Design LMFE, start of the top module:
module LMFE ( clk, reset, Din, in_en, busy, out_valid, Dout, mem_cen, mem_wen, mem_addr, mem_d, mem_q);
For scale: about 4300 cells after synthesis, ~480 flip-flops, ~49 I/O pins, ~38000 um2 of cells after synthesis.
make LEC_CHECK=0 CAP_MARGIN=10 CELL_PAD_IN_SITES_GLOBAL_PLACEMENT=1 CORE_ASPECT_RATIO=1.06 CORE_MARGIN=2 CORE_UTILIZATION=20 CTS_CLUSTER_SIZE=81 GPL_TIMING_DRIVEN=1 HOLD_SLACK_MARGIN=-0.06 MIN_ROUTING_LAYER=met2 PLACE_DENSITY_LB_ADDON=0.28 SLEW_MARGIN=20 finish   # period 4.57 ns
run.sh (not shown) runs the stock make flow with config.mk's settings and CLKGATE_MAP_FILE=.
The starting point finished with timing, DRC and antenna clean.
Rerun with:
- CAP_MARGIN: 10 -> 20
- CELL_PAD_IN_SITES_GLOBAL_PLACEMENT: 1 -> default
- CORE_ASPECT_RATIO: 1.06 -> default
- CORE_UTILIZATION: 20 -> 40
- CTS_CLUSTER_SIZE: 81 -> default
- GPL_TIMING_DRIVEN: 1 -> default
- HOLD_SLACK_MARGIN: -0.06 -> default
- MIN_ROUTING_LAYER: met2 -> default
- PLACE_DENSITY_LB_ADDON: 0.28 -> default
- clock period: 4.57 -> 4.21 ns (I/O delays scaled with it)
The new run passed the timing, design-rule and antenna checks.
Wire length goes down by 16%.
Cell count goes down by 18%.
Design area goes down by 3.9%.
Sequential share of layout area goes up by 1.1 points.
Flip-flop count is unchanged.
Critical path depth is unchanged.

---

Starting RTL as in the previous note.
make LEC_CHECK=0 ABC_AREA=1 CAP_MARGIN=20 CORE_MARGIN=2 CORE_UTILIZATION=72 CTS_CLUSTER_DIAMETER=371 CTS_CLUSTER_SIZE=15 PLACE_DENSITY_LB_ADDON=0.01 SLEW_MARGIN=20 finish   # period 2.82 ns
The baseline completed, yet does not pass: negative setup slack.
Then changed:
--- a/flow/config.mk
+++ b/flow/config.mk
@@ -11,4 +11,2 @@
-export CORE_UTILIZATION = 72
-export CTS_CLUSTER_DIAMETER = 371
-export CTS_CLUSTER_SIZE = 15
-export PLACE_DENSITY_LB_ADDON = 0.01
+export CORE_UTILIZATION = 66
+export CTS_CLUSTER_SIZE = 98
==> flow/constraint.sdc (replaced) <==
create_clock -name core_clock -period 3.39 [get_ports {clk}]
set_input_delay 0.6780 -clock core_clock [delete_from_list [all_inputs] [get_ports {clk}]]
set_output_delay 0.6780 -clock core_clock [all_outputs]
set_load 0.01 [all_outputs]
The changed run finished with timing, DRC and antenna clean. First-iteration DRC count went down by 42%. Die size is higher by 8.9%. Hold slack gains 0.027 ns. Final area drops by 5.5%. Non-clock buffer count fell by 225. Clock skew went up by 0.0043 ns.
Then changed:
--- a/flow/config.mk
+++ b/flow/config.mk
@@ -8 +7,0 @@
-export ABC_AREA = 1
@@ -11,2 +10,3 @@
-export CORE_UTILIZATION = 66
-export CTS_CLUSTER_SIZE = 98
+export CORE_UTILIZATION = 68
+export CTS_CLUSTER_DIAMETER = 270
+export CTS_CLUSTER_SIZE = 28
==> flow/constraint.sdc (replaced) <==
create_clock -name core_clock -period 3.25 [get_ports {clk}]
set_input_delay 0.6500 -clock core_clock [delete_from_list [all_inputs] [get_ports {clk}]]
set_output_delay 0.6500 -clock core_clock [all_outputs]
set_load 0.01 [all_outputs]
The changed run ran to the end with no violations.
Synthesized area went up by about 1%.
Final area hardly moves.
Then changed:
--- a/flow/config.mk
+++ b/flow/config.mk
@@ -10,3 +10 @@
-export CORE_UTILIZATION = 68
-export CTS_CLUSTER_DIAMETER = 270
-export CTS_CLUSTER_SIZE = 28
+export CORE_UTILIZATION = 40
==> flow/constraint.sdc (replaced) <==
create_clock -name core_clock -period 6.0 [get_ports {clk}]
set_input_delay 1.2000 -clock core_clock [delete_from_list [all_inputs] [get_ports {clk}]]
set_output_delay 1.2000 -clock core_clock [all_outputs]
set_load 0.01 [all_outputs]
Routed wire length grows by a few percent.
Register-to-register slack is better by 1.8 ns.
Die area grows by well over a third.
Flip-flop count is unchanged.
Core utilization shrinks by 31 points.
Worst setup slack is better by 1.8 ns.
Then changed:
--- a/flow/config.mk
+++ b/flow/config.mk
@@ -9 +9,2 @@
-export CORE_MARGIN = 2
+export CELL_PAD_IN_SITES_GLOBAL_PLACEMENT = 1
+export CORE_MARGIN = 10
@@ -10,0 +12,6 @@
+export CTS_CLUSTER_SIZE = 51
+export GPL_ROUTABILITY_DRIVEN = 1
+export HOLD_SLACK_MARGIN = -0.06
+export MAX_ROUTING_LAYER = met4
+export PLACE_DENSITY_LB_ADDON = 0.16
+export SETUP_SLACK_MARGIN = 0.61
@@ -11,0 +19 @@
+export TNS_END_PERCENT = 60
After rerunning: Hold slack hardly moves. Via count fell by 1.1%. Setup slack is better by 0.12 ns. Register-to-register slack gets better by 0.18 ns. Sequential share of layout area is about the same. Cell area is about the same. Clock skew came out higher by 0.015 ns. Non-clock buffer count climbs by 5.

---

Starting RTL as in the previous note.
Settings: LEC_CHECK=0, CAP_MARGIN=20, CORE_MARGIN=2, CORE_UTILIZATION=72, CTS_CLUSTER_DIAMETER=270, CTS_CLUSTER_SIZE=28, PLACE_DENSITY_LB_ADDON=0.19, SETUP_SLACK_MARGIN=-0.32, SLEW_MARGIN=40, TNS_END_PERCENT=5; clock period 3.25 ns.
The starting point completed, yet does not pass: negative setup slack.
Edit:
==> flow/config.mk (replaced) <==
export PLATFORM = sky130hd
export DESIGN_NAME = LMFE
export DESIGN_NICKNAME = LMFE
export VERILOG_FILES = /design/flow/design.v
export SDC_FILE = /design/flow/constraint.sdc
export NUM_CORES = 4
export LEC_CHECK = 0
export CAP_MARGIN = 20
export CORE_MARGIN = 2
export CORE_UTILIZATION = 36
export SLEW_MARGIN = 20
==> flow/constraint.sdc (replaced) <==
create_clock -name core_clock -period 8.77 [get_ports {clk}]
set_input_delay 1.7540 -clock core_clock [delete_from_list [all_inputs] [get_ports {clk}]]
set_output_delay 1.7540 -clock core_clock [all_outputs]
set_load 0.01 [all_outputs]
What happened: The changed run ran to the end with no violations; die size grows by 98%; fmax falls by 31%; wire length increases by 4.9%.
Edit:
--- a/flow/config.mk
+++ b/flow/config.mk
@@ -8,4 +8,6 @@
 export CAP_MARGIN = 20
 export CORE_MARGIN = 2
-export CORE_UTILIZATION = 36
+export CORE_UTILIZATION = 71
+export CTS_CLUSTER_DIAMETER = 57
+export SETUP_SLACK_MARGIN = 0.85
 export SLEW_MARGIN = 20
==> flow/constraint.sdc (replaced) <==
create_clock -name core_clock -period 3.25 [get_ports {clk}]
set_input_delay 0.6500 -clock core_clock [delete_from_list [all_inputs] [get_ports {clk}]]
set_output_delay 0.6500 -clock core_clock [all_outputs]
set_load 0.01 [all_outputs]
What happened: With this change the flow ran to the end with violations: negative setup slack. Routed wire length rises by 35%. Worst hold slack improves by 0.023 ns. Cell area grows by 14%.
Edit:
--- a/flow/config.mk
+++ b/flow/config.mk
@@ -8,6 +8,5 @@
 export CAP_MARGIN = 20
 export CORE_MARGIN = 2
-export CORE_UTILIZATION = 71
-export CTS_CLUSTER_DIAMETER = 57
-export SETUP_SLACK_MARGIN = 0.85
+export CORE_UTILIZATION = 68
+export CTS_CLUSTER_SIZE = 45
 export SLEW_MARGIN = 20
==> flow/constraint.sdc (replaced) <==
create_clock -name core_clock -period 4.88 [get_ports {clk}]
set_input_delay 0.9760 -clock core_clock [delete_from_list [all_inputs] [get_ports {clk}]]
set_output_delay 0.9760 -clock core_clock [all_outputs]
set_load 0.01 [all_outputs]
=> The changed run finished clean. Synthesized cell count is unchanged. Setup slack improves by 1.9 ns. Critical path depth goes down by 9. Wire length went down by 29%. Worst hold slack got worse by 0.017 ns. Register-to-register slack improves by 1.9 ns.

---

red:
LMFE again, from the RTL that the note above started with.
## LMFE
module LMFE ( clk, reset, Din, in_en, busy, out_valid, Dout, mem_cen, mem_wen, mem_addr, mem_d, mem_q);
export LEC_CHECK = 0
export CAP_MARGIN = 0
export CELL_PAD_IN_SITES_DETAIL_PLACEMENT = 0
export CELL_PAD_IN_SITES_GLOBAL_PLACEMENT = 2
export CORE_ASPECT_RATIO = 1.06
export CORE_MARGIN = 2
export CORE_UTILIZATION = 20
export CTS_CLUSTER_DIAMETER = 77
export CTS_CLUSTER_SIZE = 69
export GPL_ROUTABILITY_DRIVEN = 0
export GPL_TIMING_DRIVEN = 0
export MAX_ROUTING_LAYER = met4
export MIN_ROUTING_LAYER = met1
export PLACE_DENSITY_LB_ADDON = 0.28
export SLEW_MARGIN = 40
create_clock -name core_clock -period 2.85 [get_ports {clk}]
Nothing crashed in red and all stages finished; the problem is that the final layout failed, the offending checks being negative setup slack.
Modified inputs, blue compared to red
Settings: removing MAX_ROUTING_LAYER (formerly met4); removing CELL_PAD_IN_SITES_GLOBAL_PLACEMENT (formerly 2); removing PLACE_DENSITY_LB_ADDON (formerly 0.28); removing GPL_TIMING_DRIVEN (formerly 0); removing MIN_ROUTING_LAYER (formerly met1); removing CORE_ASPECT_RATIO (formerly 1.06); changing SLEW_MARGIN from 40 to 20; changing CORE_UTILIZATION from 20 to 68; removing CELL_PAD_IN_SITES_DETAIL_PLACEMENT (formerly 0); changing CTS_CLUSTER_DIAMETER from 77 to 371; changing CAP_MARGIN from 0 to 20; removing GPL_ROUTABILITY_DRIVEN (formerly 0); removing CTS_CLUSTER_SIZE (formerly 69); changing the clock period (ns, I/O delays scaled along) from 2.85 to 3.5.
==> results <==
blue: flow completed, timing, DRC and antenna clean. Diff red -> blue: share of the core filled by cells before placement +49 points, first-pass detailed-route iteration total +3. Wire: blue routes less than red. Clock-pin slew on the worst setup and hold paths essentially unchanged between blue and red. Looking only at detailed placer's ending HPWL, and setting everything else aside, the lower value of red and blue goes to blue. Re synthesized instance count: no difference whatsoever between blue and red. blue: via-per-instance ratio is about 30% higher than what red reported. Delta (blue minus red): cell area after layout down about 21%; fraction of the core area covered by cells at the end of the flow up 48 points.
